==> wip/raven: inputs <==
==> flow/design.v <==
module edge_detector (
    input clock,
    input resetn,
    input increment_button,
    input tunning,
    output reg increment_signal
);
reg increment_button_prev;
reg reset_delay;  
always @(posedge clock or negedge resetn) begin
    if (!resetn) begin
        increment_button_prev <= 0;
        increment_signal <= 0;
        reset_delay <= 1'b1;  
    end else begin
        if (reset_delay != 1'b0) begin
            reset_delay <= reset_delay - 1'b1;
            increment_signal <= 0;  
        end else begin
            if (!increment_button_prev && increment_button && tunning) begin
                increment_signal <= 1;  
            end else begin
                increment_signal <= 0;  
            end
        end
        increment_button_prev <= increment_button;  
    end
end
endmodule
module my_counter #
(
    parameter counter_size = 31,
    parameter counter_limit = 32'd50000000
)
(
    input clock,
    input resetn,
    input enable,
    output reg [counter_size:0] counter
);
always @ (posedge clock or negedge resetn)
begin
    if (resetn == 1'b0) begin
        counter <= 'b0;
    end
    else begin
        if (enable == 1'b1) begin
            if (counter == counter_limit) begin
                counter <= 'b0;
            end
            else begin
                counter <= counter + 1'b1;
            end    
        end
        else begin
            counter <= counter;
        end
    end
end
endmodule
module my_signal_pulse #(
	parameter signal_period_one = 32'd50000000
)
(
input clock,
input resetn,
input [31:0] counter, 
output reg signal_gen
);
always @ (posedge clock or negedge resetn)
begin
  if(resetn == 1'b0) begin
    signal_gen <= 1'b0;
   end  
   else begin
	if(counter == signal_period_one) begin
		signal_gen <= 1'b1;
	end
	else begin
		signal_gen <= 1'b0;
	end
   end 
end
endmodule
module my_decoder (
    input clock,
    input resetn,
    input [31:0] seconds_in,
    input [31:0] minutes_in,
    input [31:0] hours_in,
    output reg [47:0] segment_out  
);
function [7:0] digit_to_segment;
    input [3:0] digit;
    case (digit)
        4'd0: digit_to_segment = 8'b11000000;  
        4'd1: digit_to_segment = 8'b11111001;  
        4'd2: digit_to_segment = 8'b10100100;  
        4'd3: digit_to_segment = 8'b10110000;  
        4'd4: digit_to_segment = 8'b10011001;  
        4'd5: digit_to_segment = 8'b10010010;  
        4'd6: digit_to_segment = 8'b10000010;  
        4'd7: digit_to_segment = 8'b11111000;  
        4'd8: digit_to_segment = 8'b10000000;  
        4'd9: digit_to_segment = 8'b10010000;  
        default: digit_to_segment = 8'b11000000;  
    endcase
endfunction
always @(posedge clock or negedge resetn) begin
    if (!resetn) begin
        segment_out <= {digit_to_segment(4'd0), digit_to_segment(4'd0), digit_to_segment(4'd0),
		  digit_to_segment(4'd0), digit_to_segment(4'd0), digit_to_segment(4'd0)};  
    end else begin
        if (seconds_in < 32'd60 && minutes_in < 32'd60 && hours_in < 32'd24) begin
            segment_out[7:0]   <= digit_to_segment(seconds_in % 10);  
            segment_out[15:8]  <= digit_to_segment(seconds_in / 10);  
            segment_out[23:16] <= digit_to_segment(minutes_in % 10);  
            segment_out[31:24] <= digit_to_segment(minutes_in / 10);  
            segment_out[39:32] <= digit_to_segment(hours_in % 10);    
            segment_out[47:40] <= digit_to_segment(hours_in / 10);    
        end else begin
            segment_out <= {digit_to_segment(4'd0), digit_to_segment(4'd0), digit_to_segment(4'd0), 
				digit_to_segment(4'd0), digit_to_segment(4'd0), digit_to_segment(4'd0)}; 
        end
    end
end
endmodule
module my_top_architecture (
    input clock,
    input resetn,
    input tunning,  
    input mode_switch,  
    input increment_button,  
    output wire [47:0] segment_out
);
wire [31:0] main_counter;
wire [31:0] seconds_counter;
wire [31:0] minutes_counter;
wire [31:0] hours_counter;
wire enable_seconds_counter;
wire enable_minutes_counter;
wire enable_hours_counter;
wire increment_signal;  
edge_detector edge_detector_inst (
    .clock(clock),
    .resetn(resetn),
    .increment_button(increment_button),
    .tunning(tunning),
    .increment_signal(increment_signal)
);
my_counter #(
    .counter_size(31),
    .counter_limit(32'd999)  
) main_counter_inst (
    .clock(clock),
    .resetn(resetn),
    .enable(1'b1),  
    .counter(main_counter)
);
my_signal_pulse #(
    .signal_period_one(32'd999)  
) my_signal_pulse_inst (
    .clock(clock),
    .resetn(resetn),
    .counter(main_counter),
    .signal_gen(enable_seconds_counter)  
);
my_counter #(
    .counter_size(31),
    .counter_limit(32'd59)  
) seconds_counter_inst (
    .clock(clock),
    .resetn(resetn),
    .enable(enable_seconds_counter && !tunning),  
    .counter(seconds_counter)
);
assign enable_minutes_counter = (enable_seconds_counter && (seconds_counter == 32'd59) && !tunning);
my_counter #(
    .counter_size(31),
    .counter_limit(32'd59)
) minutes_counter_inst (
    .clock(clock),
    .resetn(resetn),
    .enable(enable_minutes_counter || (increment_signal && mode_switch)),  
    .counter(minutes_counter)
);
assign enable_hours_counter = (enable_minutes_counter && (minutes_counter == 32'd59) && !tunning);
my_counter #(
    .counter_size(31),
    .counter_limit(32'd23)  
) hours_counter_inst (
    .clock(clock),
    .resetn(resetn),
    .enable(enable_hours_counter || (increment_signal && !mode_switch)),  
    .counter(hours_counter)
);
my_decoder my_decoder_inst (
    .clock(clock),
    .resetn(resetn),
    .seconds_in(seconds_counter),
    .minutes_in(minutes_counter),
    .hours_in(hours_counter),
    .segment_out(segment_out)
);
endmodule
==> flow/run.sh <==
#!/bin/bash
# the make line also repeats each setting of config.mk as NAME=value (left out here)
make -C /OpenROAD-flow-scripts/flow DESIGN_CONFIG=/design/flow/config.mk WORK_HOME=/design/flow/orfs CLKGATE_MAP_FILE= finish
==> flow/config.mk <==
export PLATFORM = sky130hd
export DESIGN_NAME = my_top_architecture
export DESIGN_NICKNAME = my_top_architecture
export VERILOG_FILES = /design/flow/design.v
export SDC_FILE = /design/flow/constraint.sdc
export NUM_CORES = 4
export LEC_CHECK = 0
export ABC_AREA = 0
export CAP_MARGIN = 20
export CORE_ASPECT_RATIO = 0.73
export CORE_MARGIN = 2
export CORE_UTILIZATION = 72
export CTS_CLUSTER_DIAMETER = 197
export CTS_CLUSTER_SIZE = 80
export GPL_ROUTABILITY_DRIVEN = 0
export MAX_ROUTING_LAYER = met5
export MIN_ROUTING_LAYER = met1
export PLACE_DENSITY_LB_ADDON = 0.01
export SETUP_SLACK_MARGIN = 0.96
export SLEW_MARGIN = 5
==> flow/constraint.sdc <==
create_clock -name core_clock -period 3.32 [get_ports {clock}]
set_input_delay 0.6640 -clock core_clock [delete_from_list [all_inputs] [get_ports {clock}]]
set_output_delay 0.6640 -clock core_clock [all_outputs]
set_load 0.01 [all_outputs]
==> inputs of wip/quartz, as changes to wip/raven <==
==> flow/config.mk (replaced) <==
export PLATFORM = sky130hd
export DESIGN_NAME = my_top_architecture
export DESIGN_NICKNAME = my_top_architecture
export VERILOG_FILES = /design/flow/design.v
export SDC_FILE = /design/flow/constraint.sdc
export NUM_CORES = 4
export LEC_CHECK = 0
export ABC_AREA = 1
export CAP_MARGIN = 20
export CORE_MARGIN = 2
export CORE_UTILIZATION = 72
export CTS_CLUSTER_SIZE = 72
export GPL_ROUTABILITY_DRIVEN = 1
export MAX_ROUTING_LAYER = met5
export MIN_ROUTING_LAYER = met1
export PLACE_DENSITY = 0.66
export SETUP_SLACK_MARGIN = -0.62
export SLEW_MARGIN = 5
==> flow/constraint.sdc (replaced) <==
create_clock -name core_clock -period 11.3 [get_ports {clock}]
set_input_delay 2.2600 -clock core_clock [delete_from_list [all_inputs] [get_ports {clock}]]
set_output_delay 2.2600 -clock core_clock [all_outputs]
set_load 0.01 [all_outputs]
==> inputs of wip/tundra, as changes to wip/raven <==
==> flow/config.mk (replaced) <==
export PLATFORM = sky130hd
export DESIGN_NAME = my_top_architecture
export DESIGN_NICKNAME = my_top_architecture
export VERILOG_FILES = /design/flow/design.v
export SDC_FILE = /design/flow/constraint.sdc
export NUM_CORES = 4
export LEC_CHECK = 0
export ABC_AREA = 1
export CAP_MARGIN = 20
export CORE_MARGIN = 2
export CORE_UTILIZATION = 59
export GPL_ROUTABILITY_DRIVEN = 1
export MAX_ROUTING_LAYER = met5
export MIN_ROUTING_LAYER = met1
export PLACE_DENSITY_LB_ADDON = 0.05
export SETUP_SLACK_MARGIN = 0.49
export SLEW_MARGIN = 40
==> flow/constraint.sdc (replaced) <==
create_clock -name core_clock -period 10.7 [get_ports {clock}]
set_input_delay 2.1400 -clock core_clock [delete_from_list [all_inputs] [get_ports {clock}]]
set_output_delay 2.1400 -clock core_clock [all_outputs]
set_load 0.01 [all_outputs]
==> results.sh <==
# implementation run metrics
export IMPL_outcome="finished with violations"
export IMPL_setup_slack_ns=-0.201
export IMPL_mux_share_pct=0
export IMPL_die_height_um=158
export IMPL_postSynthAreaPerCell_um2=6.60
export IMPL_common_cells="624 x nand2_1, 363 x nand3_1, 324 x inv_1"
export IMPL_dpl_hpwl_um=28700
export IMPL_ys_sh_adder_pct=2.94
export IMPL_setup_viol=23
export IMPL_most_common_cell="nand2_1"
export IMPL_violations="setup timing"
Source of the figures above: wip/quartz

==> results.sh <==
# implementation run metrics
export IMPL_outcome="finished with violations"
export IMPL_ys_sh_adder_pct=2.94
export IMPL_die_height_um=174
export IMPL_violations="setup timing"
export IMPL_common_cells="624 x nand2_1, 363 x nand3_1, 324 x inv_1"
export IMPL_mux_share_pct=0
export IMPL_setup_viol=40
export IMPL_most_common_cell="nand2_1"
export IMPL_dpl_hpwl_um=29400
export IMPL_setup_slack_ns=-1.13
export IMPL_edf_count=0
Source of the figures above: wip/tundra

==> results.sh <==
# implementation run metrics
export IMPL_common_cells="265 x nor2_1, 258 x nand2_1, 167 x dfrtp_1"
export IMPL_most_common_cell="nor2_1"
export IMPL_ys_async_sr_fraction_pct=100
export IMPL_ys_sh_adder_pct=2.36
export IMPL_dpl_hpwl_um=87800
export IMPL_die_height_um=158
export IMPL_mux_share_pct=3.56
export IMPL_outcome="aborted with a tool error"
export IMPL_failing_step="clock tree synthesis"
export IMPL_postSynthAreaPerCell_um2=7.59
export IMPL_toolErrorMsg="[ERROR DPL-0038] Utilization greater than 100%, impossible to legalize"
Source of the figures above: wip/raven

